Design topmodule, start of the top module:
module topmodule( input clk,
input rst,
output [3:0] anode,
output [7:0] cathode,
input B1, B2, B3, B4,
input [4:0] operation);
wire refreshclock;
wire refreshtick;
wire [1:0] refreshcounter;
wire [3:0] digit1;
wire [3:0] digit2;
wire [3:0] digit3;
wire [3:0] digit4;
wire [7:0] digit1disp;
wire [7:0] digit2disp;
wire [7:0] digit3disp;
wire [7:0] digit4disp;
wire dot;
wire [3:0] final1, final2, final3, final4; 
wire [13:0] result;     
wire negative_sign;                
clockDivider refreshclockGenerator( .clk(clk),.clk_out(refreshclock),.tick(refreshtick),.rst(rst));
refreshCounter counter(.clk(clk),.rst(rst),.en(refreshtick),.refreshcounter(refreshcounter));
anodeControl anodeControl(.refreshcounter(refreshcounter),.anode(anode));
increment case1(.clk(clk), .en(refreshtick), .rst(rst),.button(B1),.in(digit1));
increment case2(.clk(clk), .en(refreshtick), .rst(rst),.button(B2),.in(digit2));
increment case3(.clk(clk), .en(refreshtick), .rst(rst),.button(B3),.in(digit3));
increment case4(.clk(clk), .en(refreshtick), .rst(rst),.button(B4),.in(digit4));
operations operate(.clk(clk), .en(refreshtick),.operation(operation), .reset(rst), .dig1(digit1), .dig2(digit2), .dig3(digit3),.dig4(digit4), .result(result), .negative_sign(negative_sign),.dot(dot));
seperate_results seperate(.clk(clk), .en(refreshtick), .result(result), .final1(final1), .final2(final2), .final3(final3), .final4(final4));
seven_seg display1(.clk(clk), .en(refreshtick),.in(final1),.dot(1'b1),.rst(rst),.out(digit1disp));
  ...
export LEC_CHECK = 0
export ABC_AREA = 1
export CAP_MARGIN = 20
export CORE_MARGIN = 2
export CORE_UTILIZATION = 72
export CTS_CLUSTER_SIZE = 10
export PLACE_DENSITY_LB_ADDON = 0.13
export SETUP_SLACK_MARGIN = 4.42
export SLEW_MARGIN = 20
create_clock -name core_clock -period 16.4 [get_ports {clk}]
run.sh (not shown) runs the stock make flow with config.mk's settings and CLKGATE_MAP_FILE=.
The baseline aborted during 5_1_grt.
==> next run, changes <==
- ABC_AREA: 1 -> not set
- CORE_UTILIZATION: 72 -> 48
- CTS_CLUSTER_SIZE: 10 -> not set
- PLACE_DENSITY_LB_ADDON: 0.13 -> not set
- SETUP_SLACK_MARGIN: 4.42 -> not set
- clock period: 16.4 -> 30.0 ns (I/O delays scaled with it)
Now the flow completed without violations.
Die size climbs by 50%.
Synthesized area rises by 1.1%.
Synthesized cell count decreases by 16%.
==> next run, changes <==
- ABC_AREA: not set -> 1
- CORE_UTILIZATION: 48 -> 72
- PLACE_DENSITY_LB_ADDON: not set -> 0.15
- clock period: 30.0 -> 19.1 ns (I/O delays scaled with it)
Outcome: The changed run did not get past 5_1_grt on GRT-0232; synthesized cell count climbs by 19%; area after synthesis drops by 1.1%; die area drops by 33%.
==> next run, changes <==
- ABC_AREA: 1 -> not set
- CORE_UTILIZATION: 72 -> 40
- PLACE_DENSITY_LB_ADDON: 0.15 -> not set
- clock period: 19.1 -> 32.0 ns (I/O delays scaled with it)
Result: The new run produced a clean layout; die area climbs by 80%; synthesized area climbs by 1.1%; synthesized cell count drops by 16%.
==> next run, changes <==
- ABC_AREA: not set -> 0
- CELL_PAD_IN_SITES_GLOBAL_PLACEMENT: not set -> 2
- CORE_MARGIN: 2 -> 7
- CORE_UTILIZATION: 40 -> 15
- CTS_CLUSTER_SIZE: not set -> 65
- GPL_ROUTABILITY_DRIVEN: not set -> 0
- HOLD_SLACK_MARGIN: not set -> -0.07
- PLACE_DENSITY_LB_ADDON: not set -> 0.01
- SLEW_MARGIN: 20 -> 35
- TNS_END_PERCENT: not set -> 85
The changed run completed without violations; worst setup slack is worse by 0.14 ns; register-to-register slack is worse by 0.14 ns; non-clock buffer count rises by 37; wire length rises by well over a third.
==> next run, changes <==
- ABC_AREA: 0 -> not set
- CORE_MARGIN: 7 -> 2
- CORE_UTILIZATION: 15 -> 40
- CTS_CLUSTER_SIZE: 65 -> 13
- GPL_ROUTABILITY_DRIVEN: 0 -> not set
- HOLD_SLACK_MARGIN: -0.07 -> not set
- PLACE_DENSITY_LB_ADDON: 0.01 -> not set
- SLEW_MARGIN: 35 -> 15
- TNS_END_PERCENT: 85 -> 75
After rerunning:
- maximum frequency barely changes
- via count drops slightly
- setup slack is worse by 0.039 ns
- global-route usage climbs by 11 points

========
fjord:
Starting RTL as in the previous note.
export LEC_CHECK = 0
export ABC_AREA = 1
export CAP_MARGIN = 5
export CELL_PAD_IN_SITES_GLOBAL_PLACEMENT = 2
export CORE_MARGIN = 2
export CORE_UTILIZATION = 40
export CTS_CLUSTER_DIAMETER = 370
export CTS_CLUSTER_SIZE = 92
export PLACE_DENSITY_LB_ADDON = 0.2
export SETUP_SLACK_MARGIN = 1.34
export SLEW_MARGIN = 20
export TNS_END_PERCENT = 25
create_clock -name core_clock -period 32.0 [get_ports {clk}]
fjord: flow completed, timing, DRC and antenna clean
Relative to fjord, the following input files were edited for amber:
Settings: a change of CORE_MARGIN from 2 to 4; a deleted CTS_CLUSTER_SIZE that had been 92; a deleted ABC_AREA that had been 1; a change of CAP_MARGIN from 5 to 20; a deleted CELL_PAD_IN_SITES_GLOBAL_PLACEMENT that had been 2; a change of TNS_END_PERCENT from 25 to 30; a change of PLACE_DENSITY_LB_ADDON from 0.2 to 0.09; an added MIN_ROUTING_LAYER of met1; a change of SETUP_SLACK_MARGIN from 1.34 to -0.05; an added CELL_PAD_IN_SITES_DETAIL_PLACEMENT of 1; an added MAX_ROUTING_LAYER of met4; a deleted CTS_CLUSTER_DIAMETER that had been 370.
Results
- Looking only at clock share of power, and setting everything else aside, the higher value of amber and fjord goes to amber.
- Summary — worst path buffer plus inverter count, amber relative to fjord: lower, by 18.
- On violation tally from detailed-route iteration zero: amber sits above fjord.
- fjord ended up with inv_1 as its slowest cell on the critical path; amber ended up with edfxtp_1.
- Between fjord and amber, the clock transition at the registers of the reported paths does not differ in any meaningful way.
## Diff of input files: yarrow against amber
Settings: a deleted CELL_PAD_IN_SITES_DETAIL_PLACEMENT that had been 1; a deleted SETUP_SLACK_MARGIN that had been -0.05; a deleted PLACE_DENSITY_LB_ADDON that had been 0.09; a deleted MIN_ROUTING_LAYER that had been met1; a deleted TNS_END_PERCENT that had been 30; a change of CORE_MARGIN from 4 to 2; a deleted MAX_ROUTING_LAYER that had been met4; a change of the clock period (ns, I/O delays scaled along) from 32.0 to 30.0.
### Flow results
Taking yarrow over amber, the sum of met2 wire segment lengths after detailed routing ratio works out to 0.884.
yarrow reports its group drawing the most power as sequential cells while amber reports clock.
Diff amber -> yarrow: final critical delay including setup and external delays went down 1.64 ns, share of power burned in the clock network moved down.
Compared with amber, in yarrow share of the core filled with cells in the final layout now larger, depth of the worst hold-timing path now smaller.
Critical path arrival came out lower on yarrow than on amber.
Power drawn by the combinational cells (yarrow over amber): increase, about 8%
yarrow: PASS, flow complete, no timing, DRC or antenna violations
yarrow reports its cell with the largest stage delay on the worst path as or4_1 while amber reports edfxtp_1.
The cts-stage hold buffer count was comparable across yarrow and amber.
For cedar, these inputs were changed with respect to yarrow:
Settings: setting PLACE_DENSITY_LB_ADDON to 0.13 for the first time; changing CORE_UTILIZATION from 40 to 72; setting ABC_AREA to 1 for the first time; changing the clock period (ns, I/O delays scaled along) from 30.0 to 16.4.
Findings:
Tool error GRT-0232 stopped cedar during global routing; no final results. The synthesized-area fraction occupied by ao, oa, aoi and oai cells in cedar sits 11 points below the value recorded for yarrow. cedar vs yarrow on final estimated routing congestion in global placement: cedar is the higher one. Comparing yarrow and cedar, number of standard-cell rows in the floorplan is higher on yarrow. The post-synthesis sequential area ratio in cedar sits 0.22 points above the value recorded for yarrow. Between yarrow and cedar, the fraction of synthesized cell area in xor and xnor cells is lower for cedar. Of yarrow and cedar, yarrow shows the lower starting utilization of the core area, with cedar above it. Compare yarrow and cedar | post-synthesis simple-gate area fraction higher: cedar.

========
## v24
topmodule again, from the RTL that the note above started with.
make LEC_CHECK=0 ABC_AREA=1 CAP_MARGIN=20 CORE_MARGIN=2 CORE_UTILIZATION=62 PLACE_DENSITY=0.36 SLEW_MARGIN=20 finish   # period 13.6 ns
Final checks on v24, whose flow otherwise completed, came back failing, citing capacitance limit, slew limit, setup timing.
[inputs] v1 vs v24
--- a/flow/config.mk
+++ b/flow/config.mk
@@ -10,4 +10,5 @@
 export CORE_MARGIN = 2
-export CORE_UTILIZATION = 62
-export PLACE_DENSITY = 0.36
+export CORE_UTILIZATION = 70
+export MAX_ROUTING_LAYER = met4
+export PLACE_DENSITY = 0.65
 export SLEW_MARGIN = 20
==> flow/constraint.sdc <==
create_clock -name core_clock -period 20.0 [get_ports {clk}]
set_input_delay 4.0000 -clock core_clock [delete_from_list [all_inputs] [get_ports {clk}]]
set_output_delay 4.0000 -clock core_clock [all_outputs]
set_load 0.01 [all_outputs]
## What came out
- v1 did not run to completion, as it errored out during 5_1_grt.
- The higher die span in y of v24 and v1 is in v24.
- The width of the chip in v1 is 0.942 times that in v24.
- Reported for v24 and v1, synthesized cell count turned out identical to the last digit.
- Delta (v1 minus v24): total of flip-flops plus latches after synthesis level; cell count after placement moved down; core outline area moved down.
- Relative to v24, the die area measured on v1 has decreased by more than 10%.
- Re instance area at placement: v24 and v1 aren't equal, and the lower value belongs to v1.
- Measured against each other, v24 and v1 differ in floorplan-stage core utilization, the higher figure coming from v1.
Here is what was changed in the inputs of v51 compared with v1.
--- a/flow/config.mk
+++ b/flow/config.mk
@@ -10,5 +10,3 @@
 export CORE_MARGIN = 2
-export CORE_UTILIZATION = 70
-export MAX_ROUTING_LAYER = met4
-export PLACE_DENSITY = 0.65
+export CORE_UTILIZATION = 68
 export SLEW_MARGIN = 20
==> flow/constraint.sdc <==
create_clock -name core_clock -period 23.7 [get_ports {clk}]
set_input_delay 4.7400 -clock core_clock [delete_from_list [all_inputs] [get_ports {clk}]]
set_output_delay 4.7400 -clock core_clock [all_outputs]
set_load 0.01 [all_outputs]
--- outcome ---
- When the final numbers for v1 and v51 were put side by side, the final RePlAce weighted congestion turned out to be smaller in v51.
- The number of post-CTS setup repair buffers in v51 sits 109 below the value recorded for v1.
- Between v1 and v51, the flow reports width of the die increasing slightly.
- Re cell row count: v1 was lower than v51.
- Core area for v51 is higher than for v1.
- From v1 to v51, area after synthesis did not move at all.
- Cell area reported after detailed placement (v1 / v51): 1.07
- The worst slack at placement in v51 sits 2.35 ns above the value recorded for v1.
- v51 has completed all stages; timing, DRC and antenna checks passed.
- Sort v1 and v51 by instance count after placement with tap cells included, descending, and v1 comes first.
Setup changes, v51 to v27
--- a/flow/config.mk
+++ b/flow/config.mk
@@ -10,3 +10,5 @@
 export CORE_MARGIN = 2
-export CORE_UTILIZATION = 68
+export CORE_UTILIZATION = 71
+export PLACE_DENSITY_LB_ADDON = 0.24
+export SETUP_SLACK_MARGIN = 4.37
 export SLEW_MARGIN = 20
--- outcome ---
- Between v27 and v51, the difference in synthesized netlist cell count is negligible.
- Across both runs, number of cells in the design after placement was lower for v27 than for v51.
- Final weighted congestion in routability-driven placement for v27: 2.9% down relative to v51
- ~same total cell area at the placement stage in v27 and v51
- Re floorplan die height: v27 and v51 aren't equal, and the lower value belongs to v27.
- From v27 to v51, synthesized area did not move at all.
- v27 did not finish; the tool stopped in 5_1_grt with error ODB-0269.
- In v27 relative to v51, core area had gone down by a few percent.
- v27 ended with less die area than v51.

========
## job 101
topmodule again, from the RTL that the note above started with.
## topmodule
module topmodule( input clk,
input rst,
output [3:0] anode,
output [7:0] cathode,
input B1, B2, B3, B4,
input [4:0] operation);
wire refreshclock;
wire refreshtick;
wire [1:0] refreshcounter;
wire [3:0] digit1;
wire [3:0] digit2;
wire [3:0] digit3;
wire [3:0] digit4;
wire [7:0] digit1disp;
wire [7:0] digit2disp;
wire [7:0] digit3disp;
wire [7:0] digit4disp;
wire dot;
wire [3:0] final1, final2, final3, final4; 
wire [13:0] result;     
wire negative_sign;                
clockDivider refreshclockGenerator( .clk(clk),.clk_out(refreshclock),.tick(refreshtick),.rst(rst));
refreshCounter counter(.clk(clk),.rst(rst),.en(refreshtick),.refreshcounter(refreshcounter));
anodeControl anodeControl(.refreshcounter(refreshcounter),.anode(anode));
increment case1(.clk(clk), .en(refreshtick), .rst(rst),.button(B1),.in(digit1));
increment case2(.clk(clk), .en(refreshtick), .rst(rst),.button(B2),.in(digit2));
increment case3(.clk(clk), .en(refreshtick), .rst(rst),.button(B3),.in(digit3));
increment case4(.clk(clk), .en(refreshtick), .rst(rst),.button(B4),.in(digit4));
operations operate(.clk(clk), .en(refreshtick),.operation(operation), .reset(rst), .dig1(digit1), .dig2(digit2), .dig3(digit3),.dig4(digit4), .result(result), .negative_sign(negative_sign),.dot(dot));
seperate_results seperate(.clk(clk), .en(refreshtick), .result(result), .final1(final1), .final2(final2), .final3(final3), .final4(final4));
seven_seg display1(.clk(clk), .en(refreshtick),.in(final1),.dot(1'b1),.rst(rst),.out(digit1disp));
seven_seg display2(.clk(clk), .en(refreshtick),.in(final2),.dot(1'b1),.rst(rst),.out(digit2disp));
seven_seg display3(.clk(clk), .en(refreshtick),.in(final3),.dot(dot),.rst(rst),.out(digit3disp));
  ...
clock: 13.2 ns
lec_check: 0
cap_margin: 20
core_aspect_ratio: 0.84
core_margin: 2
core_utilization: 72
cts_cluster_diameter: 357
cts_cluster_size: 25
place_density_lb_addon: 0.01
setup_slack_margin: 3.94
slew_margin: 20
tns_end_percent: 5
Job 101 did not make it past 5_1_grt, where a tool error ended it.
--- input diff job 101..job 102 ---
- a deleted CORE_ASPECT_RATIO that had been 0.84
- a change of CORE_UTILIZATION from 72 to 59
- a deleted TNS_END_PERCENT that had been 5
- a deleted CTS_CLUSTER_DIAMETER that had been 357
- a deleted CTS_CLUSTER_SIZE that had been 25
- a deleted PLACE_DENSITY_LB_ADDON that had been 0.01
- a deleted SETUP_SLACK_MARGIN that had been 3.94
- a change of the clock period (ns, I/O delays scaled along) from 13.2 to 13.6
Findings:
- Every stage of job 102 finished as expected; the final checks, on the other hand, flagged negative setup slack, which means the layout fails.
- Delta (job 102 minus job 101): x dimension of the die went up; adder and majority gate portion of the synthesized area did not really move; number of buffers added by the clock tree synthesis step did not really move; placement-stage worst setup slack went up; area of the die went up.
- Number of gates given a new drive strength after cts delta for job 102 relative to job 101: 20 lower
- From job 102 to job 101, number of enable flip-flop cells did not move at all.
Modified inputs, job 103 compared to job 102
- CORE_UTILIZATION changed from 59 to 65
- ABC_AREA newly set to 1
- SETUP_SLACK_MARGIN newly set to -0.5
- the clock period (ns, I/O delays scaled along) changed from 13.6 to 21.6
--- outcome ---
Job 103 had finished all stages when the layout checks came back failing, citing negative setup slack. Job 103 against job 102: non-clock buffer count down 68, fmax +9.9%, hold slack lost 0.018 ns. From job 102 to job 103, async set-reset flop share out of synthesis did not move at all. Job 103 vs job 102: count of multi-input gates up. Main kind of combinational logic by area: AND-OR/OR-AND gates -> job 102, simple AND/OR/NAND/NOR gates -> job 103. Changes observed in job 103 relative to job 102: instance area at placement went down by about 1.2%; post-route clock period utilization went down by 79 points.
Relative to job 103, the following input files were edited for job 104:
- SETUP_SLACK_MARGIN no longer set, was -0.5
- CORE_ASPECT_RATIO now 0.5, previously not set
- CORE_UTILIZATION now 70, was 65
- the clock period (ns, I/O delays scaled along) now 19.5, was 21.6
## What came out
Status: job 104 FAILED at 5_1_grt (tool error)
Comparing job 104 and job 103, the higher half-perimeter wire length after detailed placement is on job 103.
Diff job 103 -> job 104: die size now smaller; floorplan core density now larger; placer congestion estimate now larger; post-CTS setup-driven buffer insertion count now larger.
Summary: with job 103 as the reference, total core area in job 104 moved down by a little under 10%.
--- input diff job 104..job 105 ---
- a deleted CORE_ASPECT_RATIO that had been 0.5
- a change of the clock period (ns, I/O delays scaled along) from 19.5 to 40.4
## What came out
Job 105 | status: complete | timing, DRC, antenna: pass
Number of cells in the design after placement is lower on job 105
Job 104 -> job 105: die height increased by more than a quarter
As far as simple-gate portion of the synthesized area goes, job 105 and job 104 are indistinguishable; the numbers are identical.
Synthesized area divided by synthesized cell count came out exactly the same in job 105 and job 104.
Site row count grows by more than a quarter when moving from job 104 to job 105.
Going from job 104 to job 105, number of buffers on the longest clock path flat; total die size held; post-cts hold-fix buffer tally did not really move; final weighted congestion in routability-driven placement increased by 0.011 relative to the old numbers.
No activity file was given, so power comes from the tool's default toggle rates.
